==> inputs of run C <==
// catTrap
module catTrap(Clk, Reset, Down_b, hCount, vCount, rgb, bright, Block_col, Block_row);
export LEC_CHECK = 0
export ABC_AREA = 1
export CAP_MARGIN = 20
export CORE_ASPECT_RATIO = 0.5
export CORE_MARGIN = 2
export CORE_UTILIZATION = 72
export CTS_CLUSTER_DIAMETER = 262
export CTS_CLUSTER_SIZE = 98
export PLACE_DENSITY = 0.39
export SLEW_MARGIN = 20
export TNS_END_PERCENT = 10
create_clock -name core_clock -period 5.57 [get_ports {Clk}]
run.sh (not shown) runs the stock make flow with config.mk's settings and CLKGATE_MAP_FILE=.
==> run P: changes against run C <==
==> flow/config.mk (replaced) <==
export PLATFORM = sky130hd
export DESIGN_NAME = catTrap
export DESIGN_NICKNAME = catTrap
export VERILOG_FILES = /design/flow/design.v
export SDC_FILE = /design/flow/constraint.sdc
export NUM_CORES = 4
export LEC_CHECK = 0
export CAP_MARGIN = 0
export CELL_PAD_IN_SITES_GLOBAL_PLACEMENT = 2
export CORE_MARGIN = 2
export CORE_UTILIZATION = 30
export CTS_CLUSTER_SIZE = 15
export SLEW_MARGIN = 20
export TNS_END_PERCENT = 90
==> flow/constraint.sdc (replaced) <==
create_clock -name core_clock -period 10.0 [get_ports {Clk}]
set_input_delay 2.0000 -clock core_clock [delete_from_list [all_inputs] [get_ports {Clk}]]
set_output_delay 2.0000 -clock core_clock [all_outputs]
set_load 0.01 [all_outputs]
==> metrics.txt <==
# HELP chip_impl_metric Metrics from one implementation run
# TYPE chip_impl_metric gauge
chip_impl_metric{name="grt_usage",unit="%"} 37.8
chip_impl_metric{name="core_area",unit="sq mm"} 0.0549
chip_impl_metric{name="dieHeight",unit="um"} 239
chip_impl_metric{name="netlist_area",unit="sq mm"} 0.0166
chip_impl_metric{name="gp_routability_congestion",unit=""} 1.04
chip_impl_info{name="top_logic_kind",value="AND-OR/OR-AND gates"} 1
chip_impl_info{name="area_leaders",value="dfrtp_1 10%, a21oi_1 9.3%, nand2_1 7.7%"} 1
chip_impl_info{name="run_status",value="complete, no violations"} 1
chip_impl_metric{name="floorplan.nets",unit=""} 2651
chip_impl_metric{name="top_cell_area_share",unit="%"} 10.1
chip_impl_metric{name="synth-adder-area-share",unit="%"} 7.32
chip_impl_metric{name="floorplan.rows",unit=""} 86
chip_impl_metric{name="pre_cts_slack",unit="ps"} 209
chip_impl_metric{name="globalRouteOverflowTotal",unit=""} 0
That was run P.
==> metrics.txt <==
# HELP chip_impl_metric Implementation results
# TYPE chip_impl_metric gauge
chip_impl_metric{name="floorplan.rows",unit=""} 40
chip_impl_metric{name="synth-adder-area-share",unit="%"} 7.00
chip_impl_metric{name="pre_cts_slack",unit="ps"} -3350
chip_impl_metric{name="ys_sh_mux",unit="%"} 0
chip_impl_metric{name="synth_cell_type_count",unit=""} 63
chip_impl_metric{name="grt_util_met1",unit="%"} 92.3
chip_impl_metric{name="core_area",unit="sq mm"} 0.0238
chip_impl_info{name="area_leaders",value="nand2_1 19%, o21ai_0 12%, inv_1 11%"} 1
chip_impl_info{name="top_logic_kind",value="simple AND/OR/NAND/NOR gates"} 1
chip_impl_metric{name="dieHeight",unit="um"} 114
chip_impl_metric{name="gp_routability_congestion",unit=""} 1.39
chip_impl_metric{name="netlist_area",unit="sq mm"} 0.0174
chip_impl_info{name="run_status",value="stopped before the end"} 1
chip_impl_info{name="tool.error",value="[ERROR GRT-0116] Global routing finished with congestion. Check the congestion regions in the DRC Viewer."} 1
chip_impl_metric{name="globalRouteOverflowTotal",unit=""} 1104
chip_impl_metric{name="floorplan.nets",unit=""} 3379
chip_impl_metric{name="edf_count",unit=""} 0
chip_impl_metric{name="grt_usage",unit="%"} 96.4
chip_impl_info{name="last-stage-reached",value="global routing (5_1_grt)"} 1
That was run C.
